==> inputs of onyx <==
==> flow/design.v <==
module HW3_FPMUL_754SP(Clk, Rst, St, FPmplier, FPmcand, Done, Ovf, Unf, FPproduct);
	input Clk, Rst, St;
	input [31:0] FPmplier, FPmcand;
	output reg [31:0] FPproduct;
	output reg Ovf, Unf, Done;
	wire [47:0] mult_out;
	wire [8:0] expo_out;		 
	reg [22:0] F;
	reg [8:0] E, E_biased;
	reg S;
	reg [1:0] state;
	assign mult_out = ({1'b1, FPmplier[22:0]}) * ({1'b1, FPmcand[22:0]});
	assign expo_out = (FPmplier[30:23] - 8'd127) + (FPmcand[30:23] - 8'd127);
	always @ (posedge Clk)	begin
		Done <= 1'b0;
		Ovf <= 1'b0;
		Unf <= 1'b0;
		if(Rst == 1'b1) begin
			state <= 2'b00;
		end
		else
		case(state)
			0: begin
				if(St == 1'b0)
					state <= 2'b00;
				else
					state <= 2'b01;
			end
			1: begin
				state <= 2'b10;
				S <= FPmplier[31] ^ FPmcand[31];
				if(FPmplier == 32'b0 || FPmcand == 32'b0) begin
					E <= 9'b0;
					E_biased <= 9'b0;
					F <= mult_out[45:23];
				end
				else if(mult_out[47] == 1'b1) begin
					E <= expo_out + 9'b1;
					E_biased <= expo_out + 9'd128;
					F <= mult_out[46:24];
				end
				else begin
					E <= expo_out;
					E_biased <= expo_out + 9'd127;
					F <= mult_out[45:23];
				end
			end
			2: begin
				state <= 2'b0;
				Done <= 1'b1;
				if(E_biased > 8'b11111110)
					Ovf <= 1'b1;
				if(E_biased < 8'b00000001)
					Unf <= 1'b1;
				FPproduct <= {S, E_biased[7:0], F};
			end
			default: begin
				if(St == 1'b0)
					state <= 2'b00;
				else
					state <= 2'b01;
			end
		endcase
	end
endmodule
==> flow/run.sh <==
#!/bin/bash
# the make line also repeats each setting of config.mk as NAME=value (left out here)
make -C /OpenROAD-flow-scripts/flow DESIGN_CONFIG=/design/flow/config.mk WORK_HOME=/design/flow/orfs CLKGATE_MAP_FILE= finish
==> flow/config.mk <==
export PLATFORM = sky130hd
export DESIGN_NAME = HW3_FPMUL_754SP
export DESIGN_NICKNAME = HW3_FPMUL_754SP
export VERILOG_FILES = /design/flow/design.v
export SDC_FILE = /design/flow/constraint.sdc
export NUM_CORES = 4
export LEC_CHECK = 0
export ABC_AREA = 1
export CAP_MARGIN = 20
export CELL_PAD_IN_SITES_DETAIL_PLACEMENT = 1
export CORE_ASPECT_RATIO = 0.99
export CORE_MARGIN = 2
export CORE_UTILIZATION = 40
export CTS_CLUSTER_DIAMETER = 170
export HOLD_SLACK_MARGIN = 0.04
export SLEW_MARGIN = 5
==> flow/constraint.sdc <==
create_clock -name core_clock -period 8.6 [get_ports {Clk}]
set_input_delay 1.7200 -clock core_clock [delete_from_list [all_inputs] [get_ports {Clk}]]
set_output_delay 1.7200 -clock core_clock [all_outputs]
set_load 0.01 [all_outputs]
==> juniper (differences from onyx) <==
Settings changed: ABC_AREA 1 to 0, CELL_PAD_IN_SITES_DETAIL_PLACEMENT 1 to not set, CORE_ASPECT_RATIO 0.99 to not set, CORE_UTILIZATION 40 to 64, CTS_CLUSTER_DIAMETER 170 to 96, GPL_ROUTABILITY_DRIVEN set to 0, GPL_TIMING_DRIVEN set to 0, HOLD_SLACK_MARGIN 0.04 to not set, PLACE_DENSITY_LB_ADDON set to 0.23, SLEW_MARGIN 5 to 20, TNS_END_PERCENT set to 30.
==> flow/constraint.sdc (replaced) <==
create_clock -name core_clock -period 4.75 [get_ports {Clk}]
set_input_delay 0.9500 -clock core_clock [delete_from_list [all_inputs] [get_ports {Clk}]]
set_output_delay 0.9500 -clock core_clock [all_outputs]
set_load 0.01 [all_outputs]
==> results.sh <==
# flow metrics
export IMPL_status="complete, no violations"
export IMPL_synth_chip_area_um2=23400
export IMPL_seq_area_frac_synth_pct=8.85
export IMPL_path_depth=30
export IMPL_die_outline_height_um=245
export IMPL_groute_layer_met2_usage_pct=45.5
export IMPL_fp_dieArea_um2=60500
export IMPL_drtIter0Drc=1055
export IMPL_arrival_ns=8.40
export IMPL_synthesis_instances=3049
export IMPL_initial_core_util_pct=40.3
export IMPL_synthXorXnorAreaFrac_pct=0.711
export IMPL_yosys_area_share_adder_pct=51.1
export IMPL_slew_headroom_pct=53.1
export IMPL_critPathBufInv=9
export IMPL_post_cts_repair_setup_buffers=0
export IMPL_finalClockSkew_ns=0.00674
[end of results for onyx]
==> results.sh <==
# flow metrics
export IMPL_fp_dieArea_um2=35500
export IMPL_synth_chip_area_um2=21800
export IMPL_fin_ws_ns=-3.26
export IMPL_synthesis_instances=2355
export IMPL_failed_checks="negative setup slack"
export IMPL_num_rows=67
export IMPL_post_cts_repair_setup_buffers=107
export IMPL_finalClockSkew_ns=0.00939
export IMPL_setup_violations=32
export IMPL_arrival_ns=8.10
export IMPL_synthXorXnorAreaFrac_pct=1.55
export IMPL_groute_layer_met2_usage_pct=67.1
export IMPL_drtIter0Drc=3203
export IMPL_status="finished with violations"
export IMPL_seq_area_frac_synth_pct=9.52
export IMPL_path_depth=26
export IMPL_die_outline_height_um=188
export IMPL_yosys_area_share_adder_pct=55.0
export IMPL_slew_headroom_pct=28.7
[end of results for juniper]

* * *

==> run a <==
// HW3_FPMUL_754SP: RTL as listed in full above, without the edits since
==> flow/config.mk <==
export PLATFORM = sky130hd
export DESIGN_NAME = HW3_FPMUL_754SP
export DESIGN_NICKNAME = HW3_FPMUL_754SP
export VERILOG_FILES = /design/flow/design.v
export SDC_FILE = /design/flow/constraint.sdc
export NUM_CORES = 4
export LEC_CHECK = 0
export ABC_AREA = 1
export CAP_MARGIN = 20
export CORE_MARGIN = 2
export CORE_UTILIZATION = 40
export CTS_CLUSTER_DIAMETER = 170
export SLEW_MARGIN = 20
==> flow/constraint.sdc <==
create_clock -name core_clock -period 8.6 [get_ports {Clk}]
set_input_delay 1.7200 -clock core_clock [delete_from_list [all_inputs] [get_ports {Clk}]]
set_output_delay 1.7200 -clock core_clock [all_outputs]
set_load 0.01 [all_outputs]
run.sh (not shown) runs the stock make flow with config.mk's settings and CLKGATE_MAP_FILE=.
==> run b: changes against run a <==
ABC_AREA = default   (was 1)
CORE_ASPECT_RATIO = 1.04   (was default)
CTS_CLUSTER_DIAMETER = 292   (was 170)
CTS_CLUSTER_SIZE = 47   (was default)
PLACE_DENSITY_LB_ADDON = 0.0   (was default)
SETUP_SLACK_MARGIN = -0.34   (was default)
==> run c: changes against run a <==
ABC_AREA = default   (was 1)
CORE_UTILIZATION = 72   (was 40)
CTS_CLUSTER_DIAMETER = default   (was 170)
CTS_CLUSTER_SIZE = 10   (was default)
PLACE_DENSITY = 0.42   (was default)
TNS_END_PERCENT = 10   (was default)
==> flow/constraint.sdc (replaced) <==
create_clock -name core_clock -period 7.45 [get_ports {Clk}]
set_input_delay 1.4900 -clock core_clock [delete_from_list [all_inputs] [get_ports {Clk}]]
set_output_delay 1.4900 -clock core_clock [all_outputs]
set_load 0.01 [all_outputs]
==> qor summary <==
	run a	run b	run c
Final cycle utilization of the critical path	0.944	1.02	-
Die width	246 um	233 um	178 um
WL met3	3620 um	3340 um	-
Most used cell along the critical path	fa_1	fa_1	-
M1 WL	28,300 um	34,400 um	-
Adder and majority gate portion of the synthesized area	0.511	0.550	0.550
Sequential cell area	2070 sq um	2070 sq um	-
Status	complete, no violations	finished with violations	did not finish
Last stage reached	-	-	global routing (5_1_grt)
Layout check failures	-	setup timing	-
Post-synthesis average cell area	7.68 sq um	9.24 sq um	9.24 sq um
Post-Synthesis Net Count	3,783	3,089	3,089
Largest driver fanout on the critical path	16	4	-
